### flow/design.v
module alu_top (
    input clk,
    input [15:0] a,
    input [15:0] b,
    input [5:0] alufn,
    input fail,
    output reg z,
    output reg v,
    output reg n,
    output reg [15:0] out
  );
  reg [15:0] a_q;
  reg [15:0] b_q;
  reg [5:0] alufn_q;
  reg fail_q;
  wire alu_z;
  wire alu_v;
  wire alu_n;
  wire [15:0] alu_out;
  alu_13 alu (
    .a(a_q),
    .b(b_q),
    .alufn(alufn_q),
    .fail(fail_q),
    .z(alu_z),
    .v(alu_v),
    .n(alu_n),
    .out(alu_out)
  );
  always @(posedge clk) begin
    a_q <= a;
    b_q <= b;
    alufn_q <= alufn;
    fail_q <= fail;
    z <= alu_z;
    v <= alu_v;
    n <= alu_n;
    out <= alu_out;
  end
endmodule

module adder16_15 (
    input [5:0] alufn,
    input [15:0] a,
    input [15:0] b,
    output reg z,
    output reg v,
    output reg n,
    output reg [15:0] addOUT
  );
  reg [15:0] out;
  always @* begin
    out = $signed(a) + $signed(b ^ {5'h10{alufn[0+0-:1]}}) + alufn[0+0-:1];
    addOUT = out;
    z = (~|out);
    v = (a[15+0-:1] & (b[15+0-:1] ^ alufn[0+0-:1]) & ~out[15+0-:1]) | (~a[15+0-:1] & ~(b[15+0-:1] ^ alufn[0+0-:1]) & out[15+0-:1]);
    n = out[15+0-:1];
  end
endmodule
module bool16_16 (
    input [5:0] alufn,
    input [15:0] a,
    input [15:0] b,
    output reg [15:0] boolOUT
  );
  always @* begin
    case (alufn[0+3-:4])
      4'h6: begin
        boolOUT = a ^ b;
      end
      4'h8: begin
        boolOUT = a & b;
      end
      4'ha: begin
        boolOUT = a;
      end
      4'he: begin
        boolOUT = a | b;
      end
      default: begin
        boolOUT = 1'h0;
      end
    endcase
  end
endmodule
module shift16_17 (
    input [5:0] alufn,
    input [15:0] a,
    input [15:0] b,
    output reg [15:0] shiftOUT
  );
  always @* begin
    case (alufn[0+1-:2])
      2'h0: begin
        shiftOUT = a << b;
      end
      2'h1: begin
        shiftOUT = a >> b;
      end
      2'h3: begin
        shiftOUT = $signed(a) >>> $signed(b);
      end
      default: begin
        shiftOUT = a;
      end
    endcase
  end
endmodule
module cmp16_18 (
    input [5:0] alufn,
    input z,
    input v,
    input n,
    output reg [15:0] compOUT
  );
  always @* begin
    case (alufn[1+1-:2])
      2'h1: begin
        compOUT = {15'h0000, z};
      end
      2'h2: begin
        compOUT = {15'h0000, v ^ n};
      end
      2'h3: begin
        compOUT = {15'h0000, z | (v ^ n)};
      end
      default: begin
        compOUT = 1'h0;
      end
    endcase
  end
endmodule
module muldiv16_19 (
    input [5:0] alufn,
    input [15:0] a,
    input [15:0] b,
    output reg z,
    output reg v,
    output reg n,
    output reg [15:0] muldivOUT
  );
  reg [31:0] out;
  always @* begin
    case (alufn[1+1-:2])
      2'h1: begin
        out = $signed(a) * $signed(b);
        z = (~|(out[0+15-:16]));
        if (a != 1'h0 && $signed(out[0+15-:16]) / $signed(a) != $signed(b)) begin
          v = 1'h1;
        end else begin
          v = 1'h0;
        end
        n = a[15+0-:1] ^ b[15+0-:1];
      end
      2'h2: begin
        if (b == 1'h0) begin
          out = 1'h0;
          z = 1'h0;
          v = 1'h0;
          n = 1'h0;
        end else begin
          out = $signed(a) / $signed(b);
          z = (~|(out[0+15-:16]));
          n = a[15+0-:1] ^ b[15+0-:1];
          v = 1'h0;
        end
      end
      2'h3: begin
        if (b == 1'h0) begin
          out = 1'h0;
          z = 1'h0;
          v = 1'h0;
          n = 1'h0;
        end else begin
          out = a - (a / b * b);
          z = (~|(out[0+15-:16]));
          n = out[15+0-:1];
          v = 1'h0;
        end
      end
      default: begin
        out = 1'h0;
        z = 1'h0;
        v = 1'h0;
        n = 1'h0;
      end
    endcase
    muldivOUT = out[0+15-:16];
  end
endmodule
module alu_13 (
    input [15:0] a,
    input [15:0] b,
    input [5:0] alufn,
    input fail,
    output reg z,
    output reg v,
    output reg n,
    output reg [15:0] out
  );
  wire [1-1:0] M_adder16_z;
  wire [1-1:0] M_adder16_v;
  wire [1-1:0] M_adder16_n;
  wire [16-1:0] M_adder16_addOUT;
  reg [6-1:0] M_adder16_alufn;
  reg [16-1:0] M_adder16_a;
  reg [16-1:0] M_adder16_b;
  adder16_15 adder16 (
    .alufn(M_adder16_alufn),
    .a(M_adder16_a),
    .b(M_adder16_b),
    .z(M_adder16_z),
    .v(M_adder16_v),
    .n(M_adder16_n),
    .addOUT(M_adder16_addOUT)
  );
  wire [16-1:0] M_bool16_boolOUT;
  reg [6-1:0] M_bool16_alufn;
  reg [16-1:0] M_bool16_a;
  reg [16-1:0] M_bool16_b;
  bool16_16 bool16 (
    .alufn(M_bool16_alufn),
    .a(M_bool16_a),
    .b(M_bool16_b),
    .boolOUT(M_bool16_boolOUT)
  );
  wire [16-1:0] M_shift16_shiftOUT;
  reg [6-1:0] M_shift16_alufn;
  reg [16-1:0] M_shift16_a;
  reg [16-1:0] M_shift16_b;
  shift16_17 shift16 (
    .alufn(M_shift16_alufn),
    .a(M_shift16_a),
    .b(M_shift16_b),
    .shiftOUT(M_shift16_shiftOUT)
  );
  wire [16-1:0] M_cmp16_compOUT;
  reg [6-1:0] M_cmp16_alufn;
  reg [1-1:0] M_cmp16_z;
  reg [1-1:0] M_cmp16_v;
  reg [1-1:0] M_cmp16_n;
  cmp16_18 cmp16 (
    .alufn(M_cmp16_alufn),
    .z(M_cmp16_z),
    .v(M_cmp16_v),
    .n(M_cmp16_n),
    .compOUT(M_cmp16_compOUT)
  );
  wire [1-1:0] M_muldiv16_z;
  wire [1-1:0] M_muldiv16_v;
  wire [1-1:0] M_muldiv16_n;
  wire [16-1:0] M_muldiv16_muldivOUT;
  reg [6-1:0] M_muldiv16_alufn;
  reg [16-1:0] M_muldiv16_a;
  reg [16-1:0] M_muldiv16_b;
  muldiv16_19 muldiv16 (
    .alufn(M_muldiv16_alufn),
    .a(M_muldiv16_a),
    .b(M_muldiv16_b),
    .z(M_muldiv16_z),
    .v(M_muldiv16_v),
    .n(M_muldiv16_n),
    .muldivOUT(M_muldiv16_muldivOUT)
  );
  reg [15:0] outT;
  always @* begin
    M_adder16_alufn = alufn;
    M_adder16_a = a;
    M_adder16_b = b;
    z = M_adder16_z;
    v = M_adder16_v;
    n = M_adder16_n;
    M_bool16_alufn = alufn;
    M_bool16_a = a;
    M_bool16_b = b;
    M_shift16_alufn = alufn;
    M_shift16_a = a;
    M_shift16_b = b;
    M_cmp16_alufn = alufn;
    M_cmp16_z = M_adder16_z;
    M_cmp16_v = M_adder16_v;
    M_cmp16_n = M_adder16_n;
    M_muldiv16_alufn = alufn;
    M_muldiv16_a = a;
    M_muldiv16_b = b;
    case (alufn[4+1-:2])
      2'h0: begin
        if (alufn[1+1-:2] == 2'h0) begin
          outT = M_adder16_addOUT;
        end else begin
          outT = M_muldiv16_muldivOUT;
          z = M_muldiv16_z;
          v = M_muldiv16_v;
          n = M_muldiv16_n;
        end
      end
      2'h1: begin
        outT = M_bool16_boolOUT;
      end
      2'h2: begin
        outT = M_shift16_shiftOUT;
      end
      2'h3: begin
        outT = M_cmp16_compOUT;
      end
    endcase
    out = outT ^ fail;
  end
endmodule
### flow/run.sh
#!/bin/bash
# the make line also repeats each setting of config.mk as NAME=value (left out here)
make -C /OpenROAD-flow-scripts/flow DESIGN_CONFIG=/design/flow/config.mk WORK_HOME=/design/flow/orfs CLKGATE_MAP_FILE= finish
### flow/config.mk
export PLATFORM = sky130hd
export DESIGN_NAME = alu_top
export DESIGN_NICKNAME = alu_top
export VERILOG_FILES = /design/flow/design.v
export SDC_FILE = /design/flow/constraint.sdc
export NUM_CORES = 4
export LEC_CHECK = 0
export CAP_MARGIN = 20
export CORE_MARGIN = 2
export CORE_UTILIZATION = 52
export SLEW_MARGIN = 20
### flow/constraint.sdc
create_clock -name core_clock -period 64.1 [get_ports {clk}]
set_input_delay 12.8200 -clock core_clock [delete_from_list [all_inputs] [get_ports {clk}]]
set_output_delay 12.8200 -clock core_clock [all_outputs]
set_load 0.01 [all_outputs]
==> results_dict.tcl, run 1 <==
# collected from the flow reports
set metrics [dict create \
    status "aborted with a tool error" \
    haltStage "global routing" \
    error_line "[ERROR GRT-0232] Routing congestion too high. Check the congestion heatmap in the GUI." \
    ys_cells 6081 \
    fp_util 0.526 \
    top_area_frac 0.203 \
    grt_usage 0.741 \
    place_ws_ns -5.03 \
    mappedNetlistArea_um2 43300 \
    dp_hpwl_um 161000 \
    place.gp.congestion 1.10 \
    yosysChipArea_um2 43300 \
    port_buffers 58 \
    ys_types 114 \
    largest_area_cell "ha_1" \
    top_logic_kind "adder cells" \
    io_pins 59 \
    yosysWarnings 7 \
    dp_cells 9075 \
    most_common_cell "ha_1" \
    synthAoiAreaFrac 0.280 \
    clock_path_buffers 2 \
    edf_count 0 \
    syn_area_per_cell_um2 7.12 \
    area_leaders "ha_1 (20%), fa_1 (8.2%), xnor2_1 (5.4%)" \
    synthAdderAreaFrac 0.285 \
    root_buffer "clkbuf_16" \
    htree_levels 3 \
    rows 105 \
    synth.area.mux_share 0.0303 \
    die-area_um2 85600 \
    clock-sinks 58 \
    die_x_um 293 \
    numSynthFlops 58 \
    placed_area_um2 61500 \
    synth-async-reset-ratio 0 \
    syn_inst 6081 \
    core_area_um2 82200 \
    numCtsBuffers 9 \
    xor_share 0.0867 \
    ys_seq_frac 0.0268 \
    common_cells "ha_1 (703), nand2_1 (617), nor2_1 (573), inv_1 (467), a21oi_1 (438)" \
    hold_buffers 0 \
    die_h_um 293 \
    simple_gate_share 0.228 \
    yosys_most_used_dff "dfxtp_1" \
    gr-total-overflow 63 \
]
[routing by layer]
layer,GRT usage,overflow
met5,0.293,0
met4,0.731,27
met3,0.554,0
met2,0.928,35
met1,0.747,1
[through the flow]
stage,utilization,hold slack (ns)
4_1_cts,0.811,0.447
3_5_place_dp,0.748,0.426
3_3_place_gp,0.748,0.434
2_1_floorplan,-,0.414
[timing repair]
item	4_1_cts
buffers inserted	285
endpoints found under the setup margin	19
gates cloned	16
pin swaps	345
resized	492
endpoints found under the hold margin	0
==> run 2: changes to the inputs <==
Settings changed: ABC_AREA set to 1, CAP_MARGIN 20 to 0, CORE_UTILIZATION 52 to 68, CTS_CLUSTER_DIAMETER set to 303, CTS_CLUSTER_SIZE set to 99, PLACE_DENSITY set to 0.41.
==> run 2 against run 1 <==
  * The run fails in clock tree synthesis
  * Synthesized cell count up 11%
  * Area after synthesis down 3.1%
  * Die size down 26%
==> results_dict.tcl, run 2 <==
# collected from the flow reports
set metrics [dict create \
    status "aborted with a tool error" \
    haltStage "clock tree synthesis" \
    error_line "[ERROR DPL-0038] Utilization greater than 100%, impossible to legalize" \
    synthAoiAreaFrac 0.166 \
    die-area_um2 63700 \
    yosysChipArea_um2 41900 \
    dp_cells 9251 \
    synthAdderAreaFrac 0.294 \
    common_cells "nand2_1 (1792), inv_1 (1157), ha_1 (703), a21oi_1 (415), nor2_1 (395)" \
    mappedNetlistArea_um2 41900 \
    most_common_cell "nand2_1" \
    syn_area_per_cell_um2 6.21 \
    ys_types 84 \
    top_logic_kind "adder cells" \
    simple_gate_share 0.280 \
    largest_area_cell "ha_1" \
    die_x_um 252 \
    ys_seq_frac 0.0277 \
    die_h_um 252 \
    top_area_frac 0.210 \
    xor_share 0.0971 \
    ys_cells 6754 \
    yosysWarnings 7 \
    synth.area.mux_share 0.00376 \
    place.gp.congestion 1.27 \
    numSynthFlops 58 \
    area_leaders "ha_1 (21%), nand2_1 (16%), inv_1 (10%)" \
    core_area_um2 61400 \
    syn_inst 6754 \
    edf_count 0 \
    io_pins 59 \
    fp_util 0.683 \
    yosys_most_used_dff "dfxtp_1" \
    port_buffers 58 \
    rows 91 \
    synth-async-reset-ratio 0 \
    dp_hpwl_um 154000 \
]
[run 2: metrics by stage]
step | worst slack [ns] | TNS, ns | hold slack [ns] | cell area (um2)
floorplan | -8.12 | -124.54 | 0.412 | 44200
global placement | -8.22 | -132.30 | 0.424 | 57200
detailed placement | -15.48 | -268.51 | 0.429 | 57200
==> run 3: changes to the inputs <==
Settings changed: ABC_AREA 1 to unset, CAP_MARGIN 0 to 35, CORE_ASPECT_RATIO set to 0.72, CORE_UTILIZATION 68 to 70, CTS_CLUSTER_DIAMETER 303 to unset, CTS_CLUSTER_SIZE 99 to unset, PLACE_DENSITY 0.41 to unset.
Clock period 64.1 ns to 19.6 ns, I/O delays scaled along.
==> run 3 against run 2 <==
  * The run fails in detailed placement
  * Area after synthesis is 3.2% higher
  * Synthesized cell count decreased by 10%
  * Die size grew 0.30%
==> results_dict.tcl, run 3 <==
# collected from the flow reports
set metrics [dict create \
    die-area_um2 63900 \
    error_line "[ERROR DPL-0038] Utilization greater than 100%, impossible to legalize" \
    die_h_um 215 \
    port_buffers 58 \
    synthAoiAreaFrac 0.280 \
    ys_seq_frac 0.0268 \
    top_logic_kind "adder cells" \
    place.gp.congestion 1.26 \
    haltStage "detailed placement" \
    synth-async-reset-ratio 0 \
    rows 77 \
    synth.area.mux_share 0.0303 \
    core_area_um2 61300 \
    yosys_most_used_dff "dfxtp_1" \
    xor_share 0.0867 \
    most_common_cell "ha_1" \
    fp_util 0.706 \
    die_x_um 297 \
    numSynthFlops 58 \
    common_cells "ha_1 (703), nand2_1 (617), nor2_1 (573), inv_1 (467), a21oi_1 (438)" \
    yosysWarnings 7 \
    area_leaders "ha_1 (20%), fa_1 (8.2%), xnor2_1 (5.4%)" \
    syn_inst 6081 \
    mappedNetlistArea_um2 43300 \
    largest_area_cell "ha_1" \
    ys_types 114 \
    edf_count 0 \
    synthAdderAreaFrac 0.285 \
    status "aborted with a tool error" \
    simple_gate_share 0.228 \
    ys_cells 6081 \
    top_area_frac 0.203 \
    syn_area_per_cell_um2 7.12 \
    yosysChipArea_um2 43300 \
    io_pins 59 \
]
-- run 3: through the flow --
step | instance area, um2 | cells | hold WS [ns]
after floorplan | 46300 | 6231 | 0.414
after global placement | 61900 | 8939 | 0.417
==> run 4: changes to the inputs <==
Settings changed: CORE_ASPECT_RATIO 0.72 to unset, HOLD_SLACK_MARGIN set to -0.1.
Clock period 19.6 ns to 19.9 ns, I/O delays scaled along.
==> run 4 against run 3 <==
  * The flow again stops in detailed placement
  * Area after synthesis unchanged
  * Synthesized cell count unchanged
  * Die size hardly changed
==> results_dict.tcl, run 4 <==
# collected from the flow reports
set metrics [dict create \
    yosysWarnings 7 \
    simple_gate_share 0.228 \
    synthAoiAreaFrac 0.280 \
    top_logic_kind "adder cells" \
    synthAdderAreaFrac 0.285 \
    rows 91 \
    status "aborted with a tool error" \
    largest_area_cell "ha_1" \
    io_pins 59 \
    fp_util 0.705 \
    area_leaders "ha_1 (20%), fa_1 (8.2%), xnor2_1 (5.4%)" \
    xor_share 0.0867 \
    ys_cells 6081 \
    syn_area_per_cell_um2 7.12 \
    yosysChipArea_um2 43300 \
    numSynthFlops 58 \
    synth-async-reset-ratio 0 \
    error_line "[ERROR DPL-0038] Utilization greater than 100%, impossible to legalize" \
    top_area_frac 0.203 \
    ys_seq_frac 0.0268 \
    most_common_cell "ha_1" \
    die_x_um 253 \
    port_buffers 58 \
    synth.area.mux_share 0.0303 \
    die-area_um2 63800 \
    mappedNetlistArea_um2 43300 \
    syn_inst 6081 \
    edf_count 0 \
    place.gp.congestion 1.21 \
    core_area_um2 61400 \
    ys_types 114 \
    haltStage "detailed placement" \
    yosys_most_used_dff "dfxtp_1" \
    common_cells "ha_1 (703), nand2_1 (617), nor2_1 (573), inv_1 (467), a21oi_1 (438)" \
    die_h_um 253 \
]
==> run 4: through the flow <==
| stage | area [um2] | hold slack, ns | TNS (ns) |
|---|---|---|---|
| global placement | 62200 | 0.420 | -859.06 |
| floorplan | 46300 | 0.414 | -864.06 |
==> run 5: changes to the inputs <==
Settings changed: ABC_AREA set to 1, CAP_MARGIN 35 to 20, CORE_UTILIZATION 70 to 68, CTS_CLUSTER_DIAMETER set to 303, CTS_CLUSTER_SIZE set to 99, HOLD_SLACK_MARGIN -0.1 to unset, TNS_END_PERCENT set to 10.
Clock period 19.9 ns to 37.5 ns, I/O delays scaled along.
==> run 5 against run 4 <==
  * The flow stops in clock tree synthesis
  * Area after synthesis is 3.1% lower
  * Die size is 0.26% lower
  * Synthesized cell count is 11% higher
==> results_dict.tcl, run 5 <==
# collected from the flow reports
set metrics [dict create \
    yosysChipArea_um2 41900 \
    haltStage "clock tree synthesis" \
    die_x_um 252 \
    top_logic_kind "adder cells" \
    ys_seq_frac 0.0277 \
    place_ws_ns -42.55 \
    synth-async-reset-ratio 0 \
    io_pins 59 \
    synthAdderAreaFrac 0.294 \
    core_area_um2 61400 \
    yosys_most_used_dff "dfxtp_1" \
    error_line "[ERROR DPL-0038] Utilization greater than 100%, impossible to legalize" \
    common_cells "nand2_1 (1792), inv_1 (1157), ha_1 (703), a21oi_1 (415), nor2_1 (395)" \
    syn_inst 6754 \
    syn_area_per_cell_um2 6.21 \
    yosysWarnings 7 \
    status "aborted with a tool error" \
    simple_gate_share 0.280 \
    placed_area_um2 57700 \
    top_area_frac 0.210 \
    fp_util 0.683 \
    most_common_cell "nand2_1" \
    numSynthFlops 58 \
    synth.area.mux_share 0.00376 \
    rows 91 \
    synthAoiAreaFrac 0.166 \
    area_leaders "ha_1 (21%), nand2_1 (16%), inv_1 (10%)" \
    die-area_um2 63700 \
    xor_share 0.0971 \
    largest_area_cell "ha_1" \
    die_h_um 252 \
    edf_count 0 \
    port_buffers 58 \
    mappedNetlistArea_um2 41900 \
    ys_types 84 \
    place.gp.congestion 1.29 \
    ys_cells 6754 \
    dp_hpwl_um 152000 \
]
-- run 5: stage by stage --
stage / hold WS [ns] / instances
after floorplan: 0.412 / 6904
after global placement: 0.422 / 9409
after detailed placement: 0.447 / 9409
==> run 6: changes to the inputs <==
Settings changed: CELL_PAD_IN_SITES_DETAIL_PLACEMENT set to 2, CELL_PAD_IN_SITES_GLOBAL_PLACEMENT set to 0, CORE_ASPECT_RATIO set to 0.79, CORE_UTILIZATION 68 to 61, CTS_CLUSTER_DIAMETER 303 to unset, CTS_CLUSTER_SIZE 99 to 77, GPL_ROUTABILITY_DRIVEN set to 0, GPL_TIMING_DRIVEN set to 0, MAX_ROUTING_LAYER set to met4, MIN_ROUTING_LAYER set to met2, PLACE_DENSITY set to 0.46, SETUP_SLACK_MARGIN set to 5.0, TNS_END_PERCENT 10 to 75.
Clock period 37.5 ns to 66.6 ns, I/O delays scaled along.
==> run 6 against run 5 <==
  * The run fails in detailed placement
  * Synthesized cell count did not move
  * Die size rose by 11%
  * Area after synthesis did not move
==> results_dict.tcl, run 6 <==
# collected from the flow reports
set metrics [dict create \
    synth-async-reset-ratio 0 \
    common_cells "nand2_1 (1792), inv_1 (1157), ha_1 (703), a21oi_1 (415), nor2_1 (395)" \
    ys_seq_frac 0.0277 \
    rows 85 \
    yosysWarnings 7 \
    xor_share 0.0971 \
    port_buffers 58 \
    numSynthFlops 58 \
    area_leaders "ha_1 (21%), nand2_1 (16%), inv_1 (10%)" \
    status "aborted with a tool error" \
    ys_types 84 \
    syn_inst 6754 \
    io_pins 59 \
    synthAoiAreaFrac 0.166 \
    edf_count 0 \
    simple_gate_share 0.280 \
    ys_cells 6754 \
    core_area_um2 68100 \
    syn_area_per_cell_um2 6.21 \
    most_common_cell "nand2_1" \
    synth.area.mux_share 0.00376 \
    top_logic_kind "adder cells" \
    yosys_most_used_dff "dfxtp_1" \
    error_line "[ERROR DPL-0033] detailed placement checks failed during check placement." \
    top_area_frac 0.210 \
    die_h_um 237 \
    fp_util 0.616 \
    haltStage "detailed placement" \
    largest_area_cell "ha_1" \
    synthAdderAreaFrac 0.294 \
    mappedNetlistArea_um2 41900 \
    die-area_um2 70900 \
    die_x_um 299 \
    yosysChipArea_um2 41900 \
]
==> run 6: stage by stage <==
| step | setup slack, ns |
|---|---|
| floorplan | -5.62 |
| global placement | -19.84 |
==> run 7: changes to the inputs <==
Settings changed: ABC_AREA 1 to unset, CAP_MARGIN 20 to 25, CORE_ASPECT_RATIO 0.79 to 1.89, CORE_UTILIZATION 61 to 22, CTS_CLUSTER_DIAMETER set to 395, CTS_CLUSTER_SIZE 77 to 45, GPL_ROUTABILITY_DRIVEN 0 to unset, GPL_TIMING_DRIVEN 0 to unset, HOLD_SLACK_MARGIN set to 0.01, MAX_ROUTING_LAYER met4 to met5, MIN_ROUTING_LAYER met2 to unset, PLACE_DENSITY 0.46 to unset, PLACE_DENSITY_LB_ADDON set to 0.16, SETUP_SLACK_MARGIN 5.0 to -2.0, SLEW_MARGIN 20 to 35, TNS_END_PERCENT 75 to unset.
Clock period 66.6 ns to 47.4 ns, I/O delays scaled along.
==> run 7 against run 6 <==
  * Now fails the layout checks on setup timing
  * Area after synthesis grew 3.2%
  * Synthesized cell count shrank 10%
  * Die size grew to 2.8 times the previous value
==> results_dict.tcl, run 7 <==
# collected from the flow reports
set metrics [dict create \
    yosysWarnings 7 \
    drtIter0Drc 2185 \
    gr-total-overflow 0 \
    design_area_um2 68000 \
    top_area_frac 0.203 \
    cp_top_family "AND-OR/OR-AND gates" \
    route.detailed.drc 0 \
    syn_area_per_cell_um2 7.12 \
    drv_slew 0 \
    syn2layout_area_growth_pct 57.1 \
    root_buffer "clkbuf_16" \
    place.gp.congestion 0.973 \
    htree_levels 3 \
    clk_latency_ns 0.39 \
    ys_types 114 \
    worst-path-stages 350 \
    synthAdderAreaFrac 0.285 \
    synth-async-reset-ratio 0 \
    ys_cells 6081 \
    status "complete, but fails checks" \
    numCtsBuffers 9 \
    slew_headroom 0.288 \
    edf_count 0 \
    placed_area_um2 65400 \
    fin_nets 9278 \
    r2r-end "out[15]" \
    critPathMaxFanout 25 \
    io_pins 59 \
    port_buffers 58 \
    most_common_cell "ha_1" \
    r2r_cells 350 \
    yosys_most_used_dff "dfxtp_1" \
    clock-sinks 58 \
    dp_hpwl_um 229000 \
    grt_max_degree 51 \
    common_cells "ha_1 (703), nand2_1 (617), nor2_1 (573), inv_1 (467), a21oi_1 (438)" \
    dp_cells 10800 \
    crit_end "out[15]" \
    timing.rr.start "alufn_q[5]" \
    warnings 52 \
    die-area_um2 200000 \
    first_pass_iters 5 \
    period_minus_slack_ns 70.52 \
    mappedNetlistArea_um2 43300 \
    startpoint "alufn_q[5]" \
    crit_required_ns 47.67 \
    cp-end-kind "flop" \
    grt_pass1_vias 65500 \
    hp-class "reg2reg" \
    cp.buffers_inverters 49 \
    core_area_um2 195000 \
    ys_seq_frac 0.0268 \
    yosysChipArea_um2 43300 \
    hold_buffers 0 \
    hold_depth 1 \
    final_cells 11000 \
    grt_pass1_wl_um 403000 \
    totalWireLength_um 274000 \
    area_leaders "ha_1 (20%), fa_1 (8.2%), xnor2_1 (5.4%)" \
    top_logic_kind "adder cells" \
    reg2reg_setup_slack_ns -23.12 \
    maxCapViolations 0 \
    rows 223 \
    cts_tree "yes" \
    syn_inst 6081 \
    die_h_um 614 \
    min_to "out[0]" \
    grt_usage 0.264 \
    fp_util 0.222 \
    grt_antenna_before_repair 12 \
    setup_viol 19 \
    setup_slack_ns -23.12 \
    die_x_um 327 \
    worst_pin_slew_ns 1.05 \
    so_faults "setup timing" \
    crit_path_frequent_cell "buf_4" \
    critPathArrivalTime_ns 70.79 \
    max_clock_freq_ghz 0.0142 \
    period_used_share 1.49 \
    xor_share 0.0867 \
    finalHoldViolations 0 \
    ant_nets 0 \
    synth.area.mux_share 0.0303 \
    wl_per_cell_um 25.0 \
    synthAoiAreaFrac 0.280 \
    cp-start-kind "flop" \
    numSynthFlops 58 \
    largest_area_cell "ha_1" \
    crit_type "reg2reg" \
    hp-start "fail_q" \
    viasPerCell 5.21 \
    cts.clk_slew.worst_paths_ns 0.08 \
    rsz0062_at_grt "true" \
    clock_path_buffers 2 \
    simple_gate_share 0.228 \
    finClkSkew_ns 0.0350 \
    cpPeakStageDelay_ns 0.60 \
    vias 57100 \
    slowest_stage "fa_1" \
]
[run 7: timing repair]
item / in CTS / in global routing
setup endpoints to repair: 19 / 19
setup buffers: 44 / 47
pin swaps: 73 / 104
resized: 179 / 120
cloned: 3 / 0
[run 7: layer usage]
metal  GRT usage  share of wire  wire (um)
met4       0.185          0.086      23500
met5           0        0.00014         38
met1       0.261           0.36      98000
met2       0.513           0.53     146000
met3      0.0227          0.026       7030
[run 7: layout make-up]
class	count	area, um2
Multi-Input combinational cell	5463	43300
Fill cell	23000	127000
Inverter	483	1830
Clock inverter	4	98.8
Timing Repair Buffer	2343	18100
Tap cell	2587	3240
Clock buffer	11	253
Sequential cell	58	1170
Antenna cell	4	10.0
[run 7: per-stage QoR]
stage          setup TNS (ns)  hold WS, ns   util  setup slack [ns]
2_1_floorplan         -341.56        0.414      -            -19.90
3_3_place_gp          -412.29        0.421  0.335            -23.49
3_5_place_dp          -455.60        0.436  0.335            -25.77
4_1_cts               -391.17        0.453  0.343            -22.28
5_1_grt               -467.03        0.465  0.348            -26.44
6_report              -406.39        0.445  0.348            -23.12
==> run 8: changes to the inputs <==
Settings changed: CAP_MARGIN 25 to 15, CELL_PAD_IN_SITES_DETAIL_PLACEMENT 2 to unset, CELL_PAD_IN_SITES_GLOBAL_PLACEMENT 0 to 2, CORE_UTILIZATION 22 to 66, CTS_CLUSTER_DIAMETER 395 to 357, CTS_CLUSTER_SIZE 45 to 32, HOLD_SLACK_MARGIN 0.01 to -0.09, PLACE_DENSITY_LB_ADDON 0.16 to unset, SETUP_SLACK_MARGIN -2.0 to -1.75, SLEW_MARGIN 35 to 20.
Clock period 47.4 ns to 17.4 ns, I/O delays scaled along.
==> run 8 against run 7 <==
  * The run now fails in global placement without I/O
  * Area after synthesis did not move
  * Die size fell by 66%
  * Synthesized cell count did not move
==> results_dict.tcl, run 8 <==
# collected from the flow reports
set metrics [dict create \
    xor_share 0.0867 \
    core_area_um2 65200 \
    synthAdderAreaFrac 0.285 \
    mappedNetlistArea_um2 43300 \
    fp_util 0.664 \
    die_h_um 356 \
    haltStage "global placement without I/O" \
    yosys_most_used_dff "dfxtp_1" \
    synth.area.mux_share 0.0303 \
    top_logic_kind "adder cells" \
    common_cells "ha_1 (703), nand2_1 (617), nor2_1 (573), inv_1 (467), a21oi_1 (438)" \
    yosysWarnings 7 \
    ys_seq_frac 0.0268 \
    edf_count 0 \
    synthAoiAreaFrac 0.280 \
    synth-async-reset-ratio 0 \
    rows 129 \
    area_leaders "ha_1 (20%), fa_1 (8.2%), xnor2_1 (5.4%)" \
    die_x_um 190 \
    syn_inst 6081 \
    numSynthFlops 58 \
    error_line "[ERROR GPL-0301] Utilization 131.412 % exceeds 100%." \
    yosysChipArea_um2 43300 \
    most_common_cell "ha_1" \
    die-area_um2 67700 \
    largest_area_cell "ha_1" \
    ys_cells 6081 \
    simple_gate_share 0.228 \
    status "aborted with a tool error" \
    ys_types 114 \
    syn_area_per_cell_um2 7.12 \
    top_area_frac 0.203 \
]
==> run 9: changes to the inputs <==
Settings changed: CAP_MARGIN 15 to 20, CELL_PAD_IN_SITES_GLOBAL_PLACEMENT 2 to unset, CORE_ASPECT_RATIO 1.89 to unset, CORE_UTILIZATION 66 to 58, CTS_CLUSTER_DIAMETER 357 to 379, CTS_CLUSTER_SIZE 32 to unset, MAX_ROUTING_LAYER met5 to unset, SETUP_SLACK_MARGIN -1.75 to unset, TNS_END_PERCENT set to 5.
Clock period 17.4 ns to 59.6 ns, I/O delays scaled along.
==> run 9 against run 8 <==
  * Area after synthesis unchanged
  * The flow stops in global routing
  * Die size increased by 13%
  * Synthesized cell count unchanged
==> results_dict.tcl, run 9 <==
# collected from the flow reports
set metrics [dict create \
    synthAoiAreaFrac 0.280 \
    common_cells "ha_1 (703), nand2_1 (617), nor2_1 (573), inv_1 (467), a21oi_1 (438)" \
    grt_usage 0.857 \
    dp_hpwl_um 160000 \
    placed_area_um2 61200 \
    yosys_most_used_dff "dfxtp_1" \
    place.gp.congestion 1.12 \
    dp_cells 8994 \
    clock_path_buffers 2 \
    mappedNetlistArea_um2 43300 \
    ys_seq_frac 0.0268 \
    most_common_cell "ha_1" \
    rows 100 \
    htree_levels 3 \
    port_buffers 58 \
    syn_inst 6081 \
    yosysWarnings 7 \
    error_line "[ERROR GRT-0232] Routing congestion too high. Check the congestion heatmap in the GUI." \
    top_area_frac 0.203 \
    edf_count 0 \
    synthAdderAreaFrac 0.285 \
    syn_area_per_cell_um2 7.12 \
    clock-sinks 58 \
    numCtsBuffers 9 \
    top_logic_kind "adder cells" \
    synth.area.mux_share 0.0303 \
    core_area_um2 74200 \
    fp_util 0.583 \
    root_buffer "clkbuf_16" \
    io_pins 59 \
    status "aborted with a tool error" \
    gr-total-overflow 546 \
    yosysChipArea_um2 43300 \
    ys_types 114 \
    ys_cells 6081 \
    die-area_um2 76800 \
    die_x_um 277 \
    haltStage "global routing" \
    area_leaders "ha_1 (20%), fa_1 (8.2%), xnor2_1 (5.4%)" \
    simple_gate_share 0.228 \
    largest_area_cell "ha_1" \
    numSynthFlops 58 \
    die_h_um 277 \
    synth-async-reset-ratio 0 \
    xor_share 0.0867 \
]
-- run 9: through the flow --
| step | TNS [ns] | setup WS, ns |
|---|---|---|
| 4_1_cts | -88.52 | -6.35 |
| 3_5_place_dp | -147.81 | -9.53 |
| 3_3_place_gp | -108.02 | -7.45 |
| 2_1_floorplan | -112.02 | -7.72 |
-- run 9: layer usage --
layer,GRT overflow,GRT usage
met2,328,0.993
met1,24,0.835
met5,3,0.443
met4,175,0.881
met3,16,0.756
-- run 9: what timing repair did --
action,in CTS
setup endpoints to repair,19
setup buffers,186
resized,293
hold buffers,0
cloned,4
pin swaps,194
==> run 10: changes to the inputs <==
Settings changed: CAP_MARGIN 20 to 15, CELL_PAD_IN_SITES_GLOBAL_PLACEMENT set to 0, CORE_ASPECT_RATIO set to 0.88, CORE_UTILIZATION 58 to 57, CTS_CLUSTER_DIAMETER 379 to unset, CTS_CLUSTER_SIZE set to 45, MAX_ROUTING_LAYER set to met5, SETUP_SLACK_MARGIN set to -2.0, TNS_END_PERCENT 5 to unset.
Clock period 59.6 ns to 65.9 ns, I/O delays scaled along.
==> run 10 against run 9 <==
  * The layout now fails its checks (setup timing)
  * Die size rose by 1.7%
  * Area after synthesis did not move
  * Synthesized cell count did not move
==> results_dict.tcl, run 10 <==
# collected from the flow reports
set metrics [dict create \
    status "complete, but fails checks" \
    so_faults "setup timing" \
    numCtsBuffers 9 \
    grt_pass1_wl_um 313000 \
    clock-sinks 58 \
    synthAdderAreaFrac 0.285 \
    max_clock_freq_ghz 0.0135 \
    holdWs_ns 0.591 \
    slew_headroom 0.131 \
    critPathMaxFanout 30 \
    min_to "out[0]" \
    largest_area_cell "ha_1" \
    worst-path-stages 359 \
    syn2layout_area_growth_pct 46.4 \
    yosysChipArea_um2 43300 \
    hp-start "fail_q" \
    ant_nets 0 \
    cp.buffers_inverters 49 \
    clock_path_buffers 2 \
    crit_required_ns 66.17 \
    rsz0062_at_grt "true" \
    wl_per_cell_um 25.2 \
    syn_inst 6081 \
    gr-total-overflow 0 \
    cp-start-kind "flop" \
    n_fill_cell 4256 \
    design_area_um2 63300 \
    yosys_most_used_dff "dfxtp_1" \
    htree_levels 3 \
    area_leaders "ha_1 (20%), fa_1 (8.2%), xnor2_1 (5.4%)" \
    crit_type "reg2reg" \
    viasPerCell 6.77 \
    numSynthFlops 58 \
    first_pass_iters 15 \
    maxCapViolations 0 \
    place.gp.congestion 1.11 \
    cp-end-kind "flop" \
    grt_antenna_before_repair 22 \
    grt_usage 0.502 \
    xor_share 0.0867 \
    cts_tree "yes" \
    slowest_stage "a21boi_1" \
    placed_area_um2 60700 \
    dp_hpwl_um 162000 \
    fp_util 0.578 \
    ys_cells 6081 \
    critPathArrivalTime_ns 74.23 \
    port_buffers 58 \
    top_area_frac 0.203 \
    drtIter0Drc 10100 \
    drv_slew 0 \
    finalHoldViolations 0 \
    rows 94 \
    root_buffer "clkbuf_16" \
    dp_cells 9002 \
    synth-async-reset-ratio 0 \
    cts.clk_slew.worst_paths_ns 0.07 \
    r2r_cells 359 \
    period_minus_slack_ns 73.96 \
    vias 61800 \
    timing.rr.start "alufn_q[2]" \
    synthAoiAreaFrac 0.280 \
    hp-class "reg2reg" \
    finClkSkew_ns 0.0220 \
    period_used_share 1.12 \
    reg2reg_setup_slack_ns -8.06 \
    mappedNetlistArea_um2 43300 \
    core_area_um2 74900 \
    die-area_um2 78200 \
    cp_top_family "AND-OR/OR-AND gates" \
    most_common_cell "ha_1" \
    grt_max_degree 49 \
    comb_area_um2 42700 \
    warnings 53 \
    hold_depth 1 \
    common_cells "ha_1 (703), nand2_1 (617), nor2_1 (573), inv_1 (467), a21oi_1 (438)" \
    syn_area_per_cell_um2 7.12 \
    totalWireLength_um 230000 \
    startpoint "alufn_q[2]" \
    setup_slack_ns -8.06 \
    r2r-end "out[15]" \
    ys_types 114 \
    clk_latency_ns 0.36 \
    die_x_um 298 \
    die_h_um 263 \
    final_cells 9133 \
    crit_end "out[15]" \
    setup_viol 19 \
    fin_nets 9028 \
    io_pins 59 \
    simple_gate_share 0.228 \
    route.detailed.drc 0 \
    grt_pass1_vias 57100 \
    crit_path_frequent_cell "buf_4" \
    flop_area_um2 1170 \
    hold_buffers 0 \
    edf_count 0 \
    cpPeakStageDelay_ns 1.03 \
    worst_pin_slew_ns 1.30 \
    yosysWarnings 7 \
    ys_seq_frac 0.0268 \
    top_logic_kind "adder cells" \
    synth.area.mux_share 0.0303 \
]
-- run 10: what timing repair did --
item | 4_1_cts | 5_1_grt
gates cloned | 3 | 3
pin swaps | 48 | 106
setup endpoints to repair | 16 | 19
gates resized | 93 | 196
hold endpoints to repair | 0 | 0
setup buffers | 52 | 51
-- run 10: area by class of cell --
cell class | count | area share
Inverter | 483 | 0.0288
Timing Repair Buffer | 2091 | 0.253
Clock buffer | 11 | 0.00399
Tap cell | 1008 | 0.0199
Antenna cell | 13 | 0.000514
Multi-Input combinational cell | 5465 | 0.674
Sequential cell | 58 | 0.0184
Clock inverter | 4 | 0.00156
-- run 10: through the flow --
stage	TNS [ns]	setup slack, ns	util
after floorplan	-11.89	-1.99	-
after global placement	-12.23	-1.84	0.810
final	-122.14	-8.06	0.846
after detailed placement	-50.97	-4.19	0.810
after CTS	-16.87	-2.08	0.826
after global routing	-166.99	-10.49	0.845
-- run 10: metal layers --
metal	GRT usage	vias to the layer above	part of all wire
met5	0.0140	-	0.0021
met4	0.283	26	0.099
met3	0.174	2157	0.16
met2	0.751	5543	0.39
met1	0.623	28200	0.35
li1	-	25900	-
==> run 11: changes to the inputs <==
Settings changed: CORE_ASPECT_RATIO 0.88 to 0.93, CORE_UTILIZATION 57 to 58, PLACE_DENSITY_LB_ADDON set to 0.16.
Clock period 65.9 ns to 66.2 ns, I/O delays scaled along.
==> run 11 against run 10 <==
  * The run now fails in global routing
  * Area after synthesis unchanged
  * Die size decreased by 1.7%
  * Synthesized cell count unchanged
==> results_dict.tcl, run 11 <==
# collected from the flow reports
set metrics [dict create \
    clock_path_buffers 2 \
    htree_levels 3 \
    synth-async-reset-ratio 0 \
    largest_area_cell "ha_1" \
    syn_area_per_cell_um2 7.12 \
    synth.area.mux_share 0.0303 \
    numCtsBuffers 9 \
    port_buffers 58 \
    most_common_cell "ha_1" \
    haltStage "global routing" \
    dp_cells 8970 \
    ys_types 114 \
    die_x_um 287 \
    top_logic_kind "adder cells" \
    ys_seq_frac 0.0268 \
    edf_count 0 \
    common_cells "ha_1 (703), nand2_1 (617), nor2_1 (573), inv_1 (467), a21oi_1 (438)" \
    root_buffer "clkbuf_16" \
    rows 96 \
    die-area_um2 76800 \
    yosysWarnings 7 \
    yosys_most_used_dff "dfxtp_1" \
    die_h_um 267 \
    clock-sinks 58 \
    mappedNetlistArea_um2 43300 \
    dp_hpwl_um 163000 \
    ys_cells 6081 \
    area_leaders "ha_1 (20%), fa_1 (8.2%), xnor2_1 (5.4%)" \
    synthAdderAreaFrac 0.285 \
    synthAoiAreaFrac 0.280 \
    hold_buffers 0 \
    fp_util 0.586 \
    xor_share 0.0867 \
    core_area_um2 73900 \
    top_area_frac 0.203 \
    numSynthFlops 58 \
    place.gp.congestion 1.13 \
    simple_gate_share 0.228 \
    syn_inst 6081 \
    yosysChipArea_um2 43300 \
    status "aborted with a tool error" \
    io_pins 59 \
]
-- run 11: stage by stage --
stage / hold slack (ns) / worst slack, ns / utilization / area (um2) / setup TNS [ns]
after CTS: 0.443 / -2.00 / 0.835 / 61700 / -15.35
after global placement: 0.422 / -1.64 / 0.821 / 60600 / -10.53
after detailed placement: 0.423 / -4.04 / 0.821 / 60600 / -44.81
after floorplan: 0.414 / -2.00 / - / 45600 / -11.58
-- run 11: repair_timing --
item,CTS
gates resized,108
setup endpoints to repair,15
cloned,2
pin swaps,59
setup buffers,40
==> run 12: changes to the inputs <==
Settings changed: CAP_MARGIN 15 to 20, CELL_PAD_IN_SITES_GLOBAL_PLACEMENT 0 to unset, CORE_ASPECT_RATIO 0.93 to unset, CTS_CLUSTER_SIZE 45 to unset, HOLD_SLACK_MARGIN -0.09 to unset, MAX_ROUTING_LAYER met5 to unset, PLACE_DENSITY_LB_ADDON 0.16 to unset, SETUP_SLACK_MARGIN -2.0 to unset.
Clock period 66.2 ns to 65.6 ns, I/O delays scaled along.
==> run 12 against run 11 <==
  * The run again fails in global routing
  * Die size is essentially flat
  * Synthesized cell count unchanged
  * Area after synthesis stayed put
==> results_dict.tcl, run 12 <==
# collected from the flow reports
set metrics [dict create \
    yosys_most_used_dff "dfxtp_1" \
    top_area_frac 0.203 \
    error_line "[ERROR GRT-0232] Routing congestion too high. Check the congestion heatmap in the GUI." \
    die_x_um 277 \
    die_h_um 277 \
    place.gp.congestion 1.16 \
    rows 100 \
    port_buffers 58 \
    io_pins 59 \
    synth-async-reset-ratio 0 \
    clock_path_buffers 2 \
    grt_usage 0.938 \
    numCtsBuffers 9 \
    fp_util 0.583 \
    edf_count 0 \
    yosysChipArea_um2 43300 \
    numSynthFlops 58 \
    mappedNetlistArea_um2 43300 \
    die-area_um2 76800 \
    synthAoiAreaFrac 0.280 \
    clock-sinks 58 \
    top_logic_kind "adder cells" \
    status "aborted with a tool error" \
    synthAdderAreaFrac 0.285 \
    dp_hpwl_um 166000 \
    xor_share 0.0867 \
    most_common_cell "ha_1" \
    common_cells "ha_1 (703), nand2_1 (617), nor2_1 (573), inv_1 (467), a21oi_1 (438)" \
    core_area_um2 74200 \
    gr-total-overflow 2681 \
    haltStage "global routing" \
    root_buffer "clkbuf_16" \
    area_leaders "ha_1 (20%), fa_1 (8.2%), xnor2_1 (5.4%)" \
    ys_seq_frac 0.0268 \
    yosysWarnings 7 \
    simple_gate_share 0.228 \
    ys_cells 6081 \
    largest_area_cell "ha_1" \
    synth.area.mux_share 0.0303 \
    syn_area_per_cell_um2 7.12 \
    htree_levels 3 \
    placed_area_um2 61000 \
    ys_types 114 \
    syn_inst 6081 \
]
-- run 12: metal layers --
layer	GRT usage	GRT overflow
met5	0.536	11
met4	1.01	622
met3	0.806	69
met2	1.11	1893
met1	0.888	86
-- run 12: timing repair --
item	in CTS
gates resized	264
endpoints found under the hold margin	0
setup endpoints to repair	17
hold buffers	0
cloned	6
pin swaps	157
setup buffers	145
-- run 12: through the flow --
step                hold slack [ns]  setup slack [ns]  instances
detailed placement            0.443             -3.53       8961
CTS                           0.450            -0.469       9128
floorplan                     0.414             -1.71       6231
global placement              0.418            -0.866       8961
==> run 13: changes to the inputs <==
Settings changed: CAP_MARGIN 20 to 15, CELL_PAD_IN_SITES_GLOBAL_PLACEMENT set to 2, CORE_ASPECT_RATIO set to 1.89, CORE_UTILIZATION 58 to 28, CTS_CLUSTER_SIZE set to 45, HOLD_SLACK_MARGIN set to -0.09, MAX_ROUTING_LAYER set to met5, PLACE_DENSITY_LB_ADDON set to 0.03, SETUP_SLACK_MARGIN set to -2.0.
Clock period 65.6 ns to 22.5 ns, I/O delays scaled along.
==> run 13 against run 12 <==
  * Die size rose by 110%
  * Synthesized cell count did not move
  * The layout now fails its checks (setup timing)
  * Area after synthesis did not move
==> results_dict.tcl, run 13 <==
# collected from the flow reports
set metrics [dict create \
    ys_cells 6081 \
    r2r-end "out[15]" \
    first_pass_iters 6 \
    worst_pin_slew_ns 1.06 \
    syn_area_per_cell_um2 7.12 \
    rsz0062_at_grt "true" \
    route.detailed.drc 0 \
    numCtsBuffers 9 \
    syn_inst 6081 \
    yosysChipArea_um2 43300 \
    critPathArrivalTime_ns 68.77 \
    most_common_cell "ha_1" \
    core_area_um2 154000 \
    dp_hpwl_um 219000 \
    drv_slew 0 \
    wl_met3_um 6360 \
    design_area_um2 68000 \
    die_h_um 545 \
    cp.buffers_inverters 47 \
    hold_depth 1 \
    crit_end "out[15]" \
    cp-end-kind "flop" \
    largest_area_cell "ha_1" \
    fp_util 0.281 \
    simple_gate_share 0.228 \
    worst-path-stages 351 \
    so_faults "setup timing" \
    maxCapViolations 0 \
    drtIter0Drc 2392 \
    timing.rr.start "alufn_q[5]" \
    grt_max_degree 49 \
    placed_area_um2 65800 \
    syn2layout_area_growth_pct 57.1 \
    area_leaders "ha_1 (20%), fa_1 (8.2%), xnor2_1 (5.4%)" \
    cpPeakStageDelay_ns 0.54 \
    port_buffers 58 \
    grt_usage 0.319 \
    crit_type "reg2reg" \
    cp_top_family "AND-OR/OR-AND gates" \
    hp-start "fail_q" \
    io_pins 59 \
    r2r_cells 351 \
    min_to "out[0]" \
    finalHoldViolations 0 \
    place.gp.congestion 0.993 \
    setup_slack_ns -45.99 \
    grt_pass1_wl_um 372000 \
    top_layer "met5" \
    ys_seq_frac 0.0268 \
    fin_nets 9402 \
    synth.area.mux_share 0.0303 \
    synth-async-reset-ratio 0 \
    period_used_share 3.04 \
    slowest_stage "or4_4" \
    clk_latency_ns 0.37 \
    cts_tree "yes" \
    die-area_um2 158000 \
    grt_antenna_before_repair 3 \
    gr-total-overflow 0 \
    period_minus_slack_ns 68.49 \
    reg2reg_setup_slack_ns -45.99 \
    startpoint "alufn_q[5]" \
    met2_length_um 144000 \
    status "complete, but fails checks" \
    wl_per_cell_um 24.6 \
    ys_types 114 \
    die_x_um 290 \
    yosys_most_used_dff "dfxtp_1" \
    xor_share 0.0867 \
    setup_viol 19 \
    edf_count 0 \
    slew_headroom 0.293 \
    crit_path_frequent_cell "buf_4" \
    synthAoiAreaFrac 0.280 \
    htree_levels 3 \
    top_area_frac 0.203 \
    viasPerCell 5.24 \
    vias 55000 \
    critPathMaxFanout 11 \
    ant_nets 0 \
    wl_met1_um 81600 \
    numSynthFlops 58 \
    mappedNetlistArea_um2 43300 \
    totalWireLength_um 258000 \
    root_buffer "clkbuf_16" \
    top_logic_kind "adder cells" \
    hp-class "reg2reg" \
    yosysWarnings 7 \
    cts.clk_slew.worst_paths_ns 0.06 \
    cp-start-kind "flop" \
    common_cells "ha_1 (703), nand2_1 (617), nor2_1 (573), inv_1 (467), a21oi_1 (438)" \
    rows 198 \
    max_clock_freq_ghz 0.0146 \
    holdWs_ns 0.432 \
    finClkSkew_ns 0.0125 \
    synthAdderAreaFrac 0.285 \
    clock-sinks 58 \
    crit_required_ns 22.78 \
    clock_path_buffers 2 \
    grt_pass1_vias 58300 \
    warnings 54 \
]
-- run 13: final cells by class --
type                       count  area, um2
clock buffer                  10        239
fill                       16100      85900
multi-input combinational   5462      43200
tap                         2000       2500
sequential                    58       1170
inverter                     483       1830
timing repair buffer        2468      18900
clock inverter                 6        136
antenna                        3       7.51
-- run 13: what timing repair did --
action,4_1_cts,5_1_grt
pin swaps,64,65
cloned,2,0
setup buffers,31,27
hold buffers,0,0
setup endpoints to repair,19,19
resized,188,93
-- run 13: per-layer routing --
layer | vias up | track usage
li1 | 26500 | -
met1 | 26400 | 0.276
met2 | 1299 | 0.658
met3 | 728 | 0.0217
met4 | 2 | 0.269
met5 | - | 0
-- run 13: metrics by stage --
step | setup TNS, ns | utilization | setup slack [ns] | cells
6_report | -842.76 | 0.442 | -45.99 | 10500
3_5_place_dp | -898.87 | 0.428 | -49.09 | 10400
3_3_place_gp | -889.42 | 0.428 | -48.44 | 10400
5_1_grt | -913.16 | 0.442 | -49.83 | 10500
4_1_cts | -852.54 | 0.438 | -46.55 | 10500
2_1_floorplan | -814.66 | - | -44.80 | 6231
==> run 14: changes to the inputs <==
Settings changed: ABC_AREA set to 1, CORE_ASPECT_RATIO 1.89 to 0.94, CTS_CLUSTER_DIAMETER set to 138, CTS_CLUSTER_SIZE 45 to 100, PLACE_DENSITY set to 0.91, PLACE_DENSITY_LB_ADDON 0.03 to unset.
Clock period 22.5 ns to 47.4 ns, I/O delays scaled along.
==> run 14 against run 13 <==
  * The layout still fails its checks (setup timing)
  * Worst setup slack improved by 19 ns
  * First-iteration DRC count increased by 43%
  * Flip-flop count is the same
  * Hold slack improved by 0.0021 ns
  * Die size down 3.2%
  * Global-route usage fell by 11 points
==> results_dict.tcl, run 14 <==
# collected from the flow reports
set metrics [dict create \
    status "complete, but fails checks" \
    so_faults "setup timing" \
    io_pins 59 \
    warnings 52 \
    hp-class "reg2reg" \
    numCtsBuffers 9 \
    die_x_um 403 \
    critPathMaxFanout 17 \
    hold_depth 1 \
    clock_path_buffers 2 \
    ys_types 84 \
    die-area_um2 153000 \
    synth.area.mux_share 0.00376 \
    largest_area_cell "ha_1" \
    place_ws_ns -28.94 \
    final_cells 10700 \
    slowest_stage "fa_1" \
    synthAoiAreaFrac 0.166 \
    yosys_most_used_dff "dfxtp_1" \
    drv_slew 0 \
    ys_seq_frac 0.0277 \
    grt_max_degree 52 \
    cp-start-kind "flop" \
    syn_area_per_cell_um2 6.21 \
    syn_inst 6754 \
    htree_levels 3 \
    r2r-end "out[15]" \
    wl_per_cell_um 15.4 \
    root_buffer "clkbuf_16" \
    syn2layout_area_growth_pct 49.2 \
    first_pass_iters 6 \
    timing.rr.start "alufn_q[1]" \
    period_minus_slack_ns 73.94 \
    maxCapViolations 0 \
    worst_pin_slew_ns 1.25 \
    max_clock_freq_ghz 0.0135 \
    fp_util 0.282 \
    clock-sinks 58 \
    crit_required_ns 47.62 \
    hp-start "fail_q" \
    simple_gate_share 0.280 \
    ys_cells 6754 \
    most_common_cell "nand2_1" \
    finClkSkew_ns 0.0164 \
    finalHoldViolations 0 \
    clk_latency_ns 0.35 \
    synthAdderAreaFrac 0.294 \
    cp-end-kind "flop" \
    yosysWarnings 7 \
    min_to "out[0]" \
    crit_type "reg2reg" \
    setup_viol 19 \
    critPathArrivalTime_ns 74.16 \
    ant_nets 0 \
    cp.buffers_inverters 92 \
    setup_slack_ns -26.54 \
    dp_hpwl_um 133000 \
    totalWireLength_um 165000 \
    place.gp.congestion 1.01 \
    port_buffers 58 \
    die_h_um 379 \
    cts_tree "yes" \
    top_area_frac 0.210 \
    grt_antenna_before_repair 3 \
    startpoint "alufn_q[1]" \
    xor_share 0.0971 \
    viasPerCell 4.71 \
    edf_count 0 \
    cts.clk_slew.worst_paths_ns 0.07 \
    grt_pass1_wl_um 261000 \
    cp_top_family "AND-OR/OR-AND gates" \
    gr-total-overflow 0 \
    dp_cells 10600 \
    area_leaders "ha_1 (21%), nand2_1 (16%), inv_1 (10%)" \
    slew_headroom 0.162 \
    synth-async-reset-ratio 0 \
    rsz0062_at_grt "true" \
    grt_usage 0.211 \
    crit_path_frequent_cell "nand2_1" \
    core_area_um2 149000 \
    cpPeakStageDelay_ns 0.51 \
    drtIter0Drc 3414 \
    numSynthFlops 58 \
    r2r_cells 628 \
    common_cells "nand2_1 (1792), inv_1 (1157), ha_1 (703), a21oi_1 (415), nor2_1 (395)" \
    route.detailed.drc 0 \
    reg2reg_setup_slack_ns -26.54 \
    insertedDiodeCount 0 \
    mappedNetlistArea_um2 41900 \
    rows 137 \
    yosysChipArea_um2 41900 \
    hold_buffers 0 \
    fin_nets 9681 \
    period_used_share 1.56 \
    vias 50400 \
    grt_pass1_vias 49400 \
    crit_end "out[15]" \
    worst-path-stages 628 \
    top_logic_kind "adder cells" \
]
[run 14: area by class of cell]
cell class              instances  area (um2)
fillers                     15200       86000
multi-input cells            5463       38500
repair buffers               2024       15600
inverters                    1203        4580
well taps                    1946        2430
flip-flops and latches         58        1170
clock buffers                   9         225
clock inverters                 7         101
repair inverters                2        15.0
[run 14: metal layers]
layer,up-vias,wire length (um),track usage
li1,25600,-,-
met1,23200,75600,0.281
met2,1301,74600,0.357
met3,330,8930,0.0182
met4,4,6100,0.0659
met5,-,39,0
[run 14: repair_timing]
action / CTS / global route
pin swaps: 35 / 160
gates cloned: 4 / 2
setup buffers: 17 / 69
resized: 95 / 208
setup endpoints to repair: 19 / 19
[run 14: stage by stage]
step	setup TNS [ns]	hold WS, ns	area, um2	utilization
finish	-479.22	0.434	62600	0.421
global route	-608.58	0.466	62600	0.421
CTS	-490.15	0.436	61100	0.411
detailed placement	-526.61	0.432	60200	0.405
global placement	-497.65	0.422	60200	0.405
floorplan	-441.84	0.412	44200	-
==> run 15: changes to the inputs <==
Settings changed: ABC_AREA 1 to unset, CAP_MARGIN 15 to 20, CELL_PAD_IN_SITES_GLOBAL_PLACEMENT 2 to unset, CORE_ASPECT_RATIO 0.94 to unset, CORE_UTILIZATION 28 to 40, CTS_CLUSTER_DIAMETER 138 to unset, CTS_CLUSTER_SIZE 100 to unset, HOLD_SLACK_MARGIN -0.09 to unset, MAX_ROUTING_LAYER met5 to unset, PLACE_DENSITY 0.91 to unset, SETUP_SLACK_MARGIN -2.0 to 5.0.
Clock period 47.4 ns to 77.8 ns, I/O delays scaled along.
==> run 15 against run 14 <==
  * Flip-flop count unchanged
  * Synthesized cell count decreased by 10%
  * Largest cell class unchanged
  * Wire length is 16% higher
  * The run now finishes clean
  * Worst setup slack better by 34 ns
==> results_dict.tcl, run 15 <==
# collected from the flow reports
set metrics [dict create \
    hp-start "fail_q" \
    drv_slew 0 \
    design_area_um2 52800 \
    common_cells "ha_1 (703), nand2_1 (617), nor2_1 (573), inv_1 (467), a21oi_1 (438)" \
    max_clock_freq_ghz 0.0142 \
    synthAoiAreaFrac 0.280 \
    route.detailed.drc 0 \
    slowest_stage "a2111oi_0" \
    drtIter0Drc 5275 \
    port_buffers 58 \
    root_buffer "clkbuf_16" \
    viasPerCell 6.15 \
    cp-start-kind "flop" \
    ys_types 114 \
    gr-total-overflow 0 \
    cts_tree "yes" \
    rsz0062_at_grt "false" \
    numSynthFlops 58 \
    setup_viol 0 \
    crit_end "out[15]" \
    crit_type "reg2reg" \
    ys_seq_frac 0.0268 \
    yosysWarnings 7 \
    placed_area_um2 47900 \
    totalWireLength_um 191000 \
    grt_max_degree 52 \
    critPathMaxFanout 22 \
    hold_buffers 0 \
    r2r_cells 328 \
    yosysChipArea_um2 43300 \
    syn_area_per_cell_um2 7.12 \
    finClkSkew_ns 0.0271 \
    clock-sinks 58 \
    cpPeakStageDelay_ns 0.83 \
    synth.area.mux_share 0.0303 \
    cp-end-kind "flop" \
    hold_depth 1 \
    simple_gate_share 0.228 \
    ant_nets 0 \
    ys_cells 6081 \
    grt_antenna_before_repair 5 \
    cp_top_family "AND-OR/OR-AND gates" \
    grt_pass1_wl_um 279000 \
    dp_hpwl_um 148000 \
    die_x_um 333 \
    edf_count 0 \
    syn2layout_area_growth_pct 21.9 \
    reg2reg_setup_slack_ns 7.27 \
    first_pass_iters 9 \
    crit_required_ns 78.09 \
    r2r-end "out[15]" \
    period_used_share 0.907 \
    wl_per_cell_um 24.0 \
    grt_pass1_vias 45000 \
    hp-class "reg2reg" \
    fin_nets 7469 \
    warnings 49 \
    yosys_most_used_dff "dfxtp_1" \
    top_logic_kind "adder cells" \
    critPathArrivalTime_ns 70.82 \
    htree_levels 3 \
    synth-async-reset-ratio 0 \
    min_to "out[0]" \
    top_area_frac 0.203 \
    status "timing/DRC/antenna clean" \
    startpoint "b_q[13]" \
    place.gp.congestion 1.03 \
    synthAdderAreaFrac 0.285 \
    die_h_um 333 \
    cts.clk_slew.worst_paths_ns 0.07 \
    n_fill_cell 10800 \
    slew_headroom 0.116 \
    maxCapViolations 0 \
    core_area_um2 107000 \
    worst_pin_slew_ns 1.32 \
    clock_path_buffers 2 \
    crit_path_frequent_cell "ha_1" \
    timing.rr.start "b_q[13]" \
    worst-path-stages 328 \
    grt_usage 0.325 \
    numCtsBuffers 9 \
    area_leaders "ha_1 (20%), fa_1 (8.2%), xnor2_1 (5.4%)" \
    syn_inst 6081 \
    finalHoldViolations 0 \
    vias 48900 \
    die-area_um2 111000 \
    most_common_cell "ha_1" \
    period_minus_slack_ns 70.53 \
    xor_share 0.0867 \
    final_cells 7959 \
    clk_latency_ns 0.39 \
    largest_area_cell "ha_1" \
    dp_cells 7739 \
    io_pins 59 \
    cp.buffers_inverters 31 \
    mappedNetlistArea_um2 43300 \
    rows 120 \
    fp_util 0.404 \
]
## run 15: routing by layer
layer / GRT usage / routed length [um] / up-vias / share of wire
li1: - / - / 22700 / -
met1: 0.466 / 84700 / 23400 / 0.44
met2: 0.497 / 81100 / 2356 / 0.42
met3: 0.0439 / 17500 / 424 / 0.092
met4: 0.109 / 7770 / 4 / 0.041
met5: 0 / 23 / - / 0.00012
## run 15: repair_timing
item | in CTS | in global routing
setup buffers | 60 | 133
pin swaps | 64 | 197
resized | 193 | 401
setup endpoints to repair | 19 | 19
gates cloned | 1 | 8
## run 15: layout make-up
class,count,area (um2),share of cell area
antenna,2,5.00,0.0000948
clock buffer,9,225,0.00427
clock inverter,7,101,0.00192
inverter,483,1840,0.0348
multi-input combinational,5464,43100,0.817
sequential,58,1170,0.0223
tap,1403,1760,0.0333
timing repair buffer,532,4530,0.0858
timing repair inverter,1,5.00,0.0000948
## run 15: through the flow
| step | utilization | setup WS [ns] | TNS (ns) | hold slack (ns) |
|---|---|---|---|---|
| 2_1_floorplan | - | 5.03 | 0 | 0.414 |
| 3_3_place_gp | 0.446 | -1.03 | -2.51 | 0.421 |
| 3_5_place_dp | 0.447 | -1.21 | -3.40 | 0.428 |
| 4_1_cts | 0.462 | 5.03 | 0 | 0.437 |
| 5_1_grt | 0.492 | 4.43 | 0 | 0.454 |
| 6_report | 0.492 | 7.27 | 0 | 0.438 |
==> run 16: changes to the inputs <==
Settings changed: CAP_MARGIN 20 to 15, CELL_PAD_IN_SITES_GLOBAL_PLACEMENT set to 2, CORE_ASPECT_RATIO set to 1.89, CORE_UTILIZATION 40 to 28, CTS_CLUSTER_SIZE set to 45, HOLD_SLACK_MARGIN set to -0.09, MAX_ROUTING_LAYER set to met4, PLACE_DENSITY_LB_ADDON set to 0.03, SETUP_SLACK_MARGIN 5.0 to 4.9.
Clock period 77.8 ns to 17.1 ns, I/O delays scaled along.
==> run 16 against run 15 <==
  * The layout now fails its checks (setup timing)
  * Core utilization down 0.30 points
  * Final cell count up 37%
  * Largest cell class unchanged
  * Non-clock buffer count up 2383
  * Critical path depth up 46
  * Flip-flop count unchanged
  * Critical endpoint unchanged
  * Critical path type unchanged
  * Register-to-register slack worse by 58 ns
  * Highest routed layer is now met4
  * Die size up 42%
  * Synthesized cell count unchanged
==> results_dict.tcl, run 16 <==
# collected from the flow reports
set metrics [dict create \
    drv_slew 0 \
    fp_util 0.281 \
    edf_count 0 \
    setup_slack_ns -50.35 \
    htree_levels 3 \
    xor_share 0.0867 \
    first_pass_iters 8 \
    timing.rr.start "alufn_q[5]" \
    max_clock_freq_ghz 0.0148 \
    cts_tree "yes" \
    cp_top_family "AND-OR/OR-AND gates" \
    min_to "out[0]" \
    hold_buffers 0 \
    hold_depth 1 \
    crit_type "reg2reg" \
    setup_viol 19 \
    area_leaders "ha_1 (20%), fa_1 (8.2%), xnor2_1 (5.4%)" \
    route.detailed.drc 0 \
    clock_path_buffers 2 \
    dp_cells 10400 \
    cp.buffers_inverters 97 \
    period_minus_slack_ns 67.45 \
    grt_usage 0.338 \
    yosysWarnings 7 \
    clk_latency_ns 0.37 \
    top_logic_kind "adder cells" \
    grt_pass1_vias 61100 \
    r2r-end "out[15]" \
    totalWireLength_um 267000 \
    cpPeakStageDelay_ns 0.60 \
    mappedNetlistArea_um2 43300 \
    worst_pin_slew_ns 1.15 \
    hp-start "fail_q" \
    yosys_most_used_dff "dfxtp_1" \
    clock-sinks 58 \
    warnings 52 \
    design_area_um2 75300 \
    synthAdderAreaFrac 0.285 \
    yosysChipArea_um2 43300 \
    core_area_um2 154000 \
    largest_area_cell "ha_1" \
    synthAoiAreaFrac 0.280 \
    gr-total-overflow 0 \
    crit_end "out[15]" \
    grt_max_degree 59 \
    top_area_frac 0.203 \
    reg2reg_setup_slack_ns -50.35 \
    critPathArrivalTime_ns 67.73 \
    slowest_stage "fa_1" \
    cp-end-kind "flop" \
    ys_seq_frac 0.0268 \
    grt_pass1_wl_um 383000 \
    final_cells 10900 \
    synth-async-reset-ratio 0 \
    synth.area.mux_share 0.0303 \
    cts.clk_slew.worst_paths_ns 0.06 \
    placed_area_um2 66200 \
    ant_nets 0 \
    rsz0062_at_grt "true" \
    numSynthFlops 58 \
    cp-start-kind "flop" \
    most_common_cell "ha_1" \
    period_used_share 3.94 \
    die-area_um2 158000 \
    slew_headroom 0.224 \
    maxCapViolations 0 \
    io_pins 59 \
    so_faults "setup timing" \
    r2r_cells 374 \
    status "complete, but fails checks" \
    wl_per_cell_um 24.4 \
    finalHoldViolations 0 \
    worst-path-stages 374 \
    simple_gate_share 0.228 \
    grt_antenna_before_repair 3 \
    port_buffers 58 \
    ys_types 114 \
    syn_inst 6081 \
    vias 57300 \
    die_x_um 290 \
    dp_hpwl_um 219000 \
    root_buffer "clkbuf_16" \
    numCtsBuffers 9 \
    viasPerCell 5.24 \
    syn2layout_area_growth_pct 73.9 \
    critPathMaxFanout 8 \
    crit_path_frequent_cell "buf_4" \
    syn_area_per_cell_um2 7.12 \
    place.gp.congestion 0.976 \
    drtIter0Drc 2309 \
    rows 198 \
    hp-class "reg2reg" \
    die_h_um 545 \
    crit_required_ns 17.38 \
    fin_nets 9850 \
    finClkSkew_ns 0.0126 \
    startpoint "alufn_q[5]" \
    common_cells "ha_1 (703), nand2_1 (617), nor2_1 (573), inv_1 (467), a21oi_1 (438)" \
    ys_cells 6081 \
]
-- run 16: metrics by stage --
step / setup TNS (ns) / worst slack, ns / util / hold slack [ns]
after CTS: -916.69 / -49.75 / 0.471 / 0.438
after global placement: -996.68 / -54.14 / 0.430 / 0.419
after floorplan: -917.26 / -50.20 / - / 0.414
after global routing: -974.48 / -52.86 / 0.489 / 0.448
after detailed placement: -1009.01 / -54.88 / 0.430 / 0.427
final: -928.84 / -50.35 / 0.489 / 0.431
-- run 16: layout make-up --
class | count | area [um2]
Antenna cell | 2 | 5.00
Clock buffer | 10 | 239
Clock inverter | 6 | 42.5
Fill cell | 15600 | 78600
Inverter | 483 | 1840
Multi-Input combinational cell | 5463 | 46400
Sequential cell | 58 | 1170
Tap cell | 2000 | 2500
Timing Repair Buffer | 2915 | 23100
-- run 16: what timing repair did --
item	in CTS	in global routing
pin swaps	399	345
gates cloned	6	1
buffers inserted	334	131
setup endpoints to repair	19	19
gates resized	650	346
-- run 16: layer usage --
layer	global-route usage	wire length (um)	up-vias
li1	-	-	27500
met1	0.281	84300	27600
met2	0.675	147000	1379
met3	0.0218	6690	839
met4	0.287	28700	0
met5	-	0	-
